==> flow/design.v (excerpt) <==
module top_module (
    clk,
    rst,
    X,
    n,
    start,
    Y,
    valid,
    ready,
    overflow,
    error
);
Size: roughly 280 flip-flops, about 50 I/O pins, roughly 0.045 mm2 of cells after synthesis.
make LEC_CHECK=0 ABC_AREA=1 CAP_MARGIN=20 CELL_PAD_IN_SITES_DETAIL_PLACEMENT=1 CORE_MARGIN=9 CORE_UTILIZATION=59 CTS_CLUSTER_DIAMETER=303 GPL_ROUTABILITY_DRIVEN=1 MAX_ROUTING_LAYER=met4 MIN_ROUTING_LAYER=met2 SETUP_SLACK_MARGIN=0.33 SLEW_MARGIN=20 TNS_END_PERCENT=30 finish   # period 8.0 ns
run.sh (not shown) runs the stock make flow with config.mk's settings and CLKGATE_MAP_FILE=.
The first run did not get past detailed placement (3_5_place_dp).
Change:
Settings changed: ABC_AREA 1 to unset, CORE_MARGIN 9 to 2, CORE_UTILIZATION 59 to 40, CTS_CLUSTER_DIAMETER 303 to unset, GPL_ROUTABILITY_DRIVEN 1 to unset, PLACE_DENSITY_LB_ADDON set to 0.07, SETUP_SLACK_MARGIN 0.33 to unset, SLEW_MARGIN 20 to 25, TNS_END_PERCENT 30 to unset.
Clock period 8.0 ns to 16.8 ns, I/O delays scaled along.
This time the run went through all stages and came out clean.
Area after synthesis went down by 4.6%.
Die area goes up by 27%.
Synthesized cell count is lower by 18%.
Change:
Settings changed: CELL_PAD_IN_SITES_DETAIL_PLACEMENT 1 to unset, MAX_ROUTING_LAYER met4 to unset, MIN_ROUTING_LAYER met2 to unset, PLACE_DENSITY_LB_ADDON 0.07 to 0.21, SETUP_SLACK_MARGIN set to -1.24, SLEW_MARGIN 25 to 20.
Clock period 16.8 ns to 15.0 ns, I/O delays scaled along.
Effect:
- With this change the flow finished but failed the layout checks on negative setup slack
- routed wire length falls by 13%
- cell count decreases by 0.40%
- die size stays the same
- non-clock buffer count grows by 7
- critical path depth goes down by 2
- first-iteration DRC count falls by about 65%
- worst setup slack loses 1.1 ns
- cell area is about the same
- core utilization shrinks by 0.12 points
Change:
Settings changed: PLACE_DENSITY_LB_ADDON 0.21 to unset, SETUP_SLACK_MARGIN -1.24 to unset.
Outcome: This time the run finished with timing, DRC and antenna clean; first-iteration DRC count rises by a quarter to a third; register-to-register slack gains 0.38 ns; wire length is lower by a few percent; design area stays flat; count of clock-buffer cells in the layout rises by 6; synthesized area does not change.
Change:
Settings changed: CORE_UTILIZATION 40 to 72, PLACE_DENSITY_LB_ADDON set to 0.01.
Clock period 15.0 ns to 11.7 ns, I/O delays scaled along.
After rerunning: With this change the flow ran to the end with violations: negative setup slack; global-route usage rose by 18 points; routed wire length grows by 7.2%; worst hold slack improved by 0.0048 ns; register-to-register slack gets worse by 2.9 ns; utilization goes up by 41 points; non-clock buffer count grows by 509.

---

Setup of run A:
Starting RTL as in the previous note.
clock: 4.1 ns
lec_check: 0
abc_area: 1
cap_margin: 40
core_margin: 2
core_utilization: 72
cts_cluster_diameter: 303
cts_cluster_size: 72
gpl_routability_driven: 1
min_routing_layer: met1
place_density: 0.4
setup_slack_margin: 0.33
slew_margin: 30
tns_end_percent: 35
Run A did not finish; the tool stopped in global routing with error GRT-0116.
The inputs of run B differ from those of run A as listed below.
==> flow/config.mk <==
export PLATFORM = sky130hd
export DESIGN_NAME = top_module
export DESIGN_NICKNAME = top_module
export VERILOG_FILES = /design/flow/design.v
export SDC_FILE = /design/flow/constraint.sdc
export NUM_CORES = 4
export LEC_CHECK = 0
export ABC_AREA = 0
export CAP_MARGIN = 20
export CORE_MARGIN = 2
export CORE_UTILIZATION = 59
export CTS_CLUSTER_DIAMETER = 303
export CTS_CLUSTER_SIZE = 54
export GPL_ROUTABILITY_DRIVEN = 1
export GPL_TIMING_DRIVEN = 1
export MIN_ROUTING_LAYER = met1
export PLACE_DENSITY = 0.91
export SETUP_SLACK_MARGIN = -0.79
export SLEW_MARGIN = 20
export TNS_END_PERCENT = 35
==> flow/constraint.sdc <==
create_clock -name core_clock -period 8.0 [get_ports {clk}]
set_input_delay 1.6000 -clock core_clock [delete_from_list [all_inputs] [get_ports {clk}]]
set_output_delay 1.6000 -clock core_clock [all_outputs]
set_load 0.01 [all_outputs]
## What came out
- Flow for run B halted at global routing, error code GRT-0232.
- Taking run A as the reference point, the y dimension of the die of run B rises by about 8%.
- Run B vs run A on mapped cell area: run B is the lower one.
- What run A reported for die area has to be multiplied by 1.16 to get the figure for run B.
- Run B vs. run A: die width moved up, simple-gate share of the synthesized area moved down, area fraction in mux cells moved up, final weighted congestion in routability-driven placement moved up.
- Delta (run B minus run A): core utilization at floorplan lower, adder-cell area share of the yosys netlist saw an increase, post-synthesis chip area from yosys went down, number of cell instances after yosys synthesis down 18%.
Input-level comparison between run C and run B:
==> flow/config.mk <==
export PLATFORM = sky130hd
export DESIGN_NAME = top_module
export DESIGN_NICKNAME = top_module
export VERILOG_FILES = /design/flow/design.v
export SDC_FILE = /design/flow/constraint.sdc
export NUM_CORES = 4
export LEC_CHECK = 0
export ABC_AREA = 1
export CAP_MARGIN = 20
export CORE_MARGIN = 2
export CORE_UTILIZATION = 72
export CTS_CLUSTER_DIAMETER = 303
export GPL_ROUTABILITY_DRIVEN = 1
export MIN_ROUTING_LAYER = met1
export PLACE_DENSITY_LB_ADDON = 0.16
export SETUP_SLACK_MARGIN = 0.33
export SLEW_MARGIN = 20
export TNS_END_PERCENT = 35
==> flow/constraint.sdc <==
create_clock -name core_clock -period 12.2 [get_ports {clk}]
set_input_delay 2.4400 -clock core_clock [delete_from_list [all_inputs] [get_ports {clk}]]
set_output_delay 2.4400 -clock core_clock [all_outputs]
set_load 0.01 [all_outputs]
Findings:
- NOTE: number of cells produced by synthesis in run C exceeds that of run B
- Delta(number of resized instances in the post-cts repair step, run C - run B) < 0
- Run B has higher register area share after synthesis than run C.
- Apart from run B, each of run C and run B ends the flow with a layout that passes the timing, design-rule and antenna checks.
- Run B never completed, since it errored out during global routing.
- Diff run B -> run C | area fraction in compound gates | decrease of 1.6 points
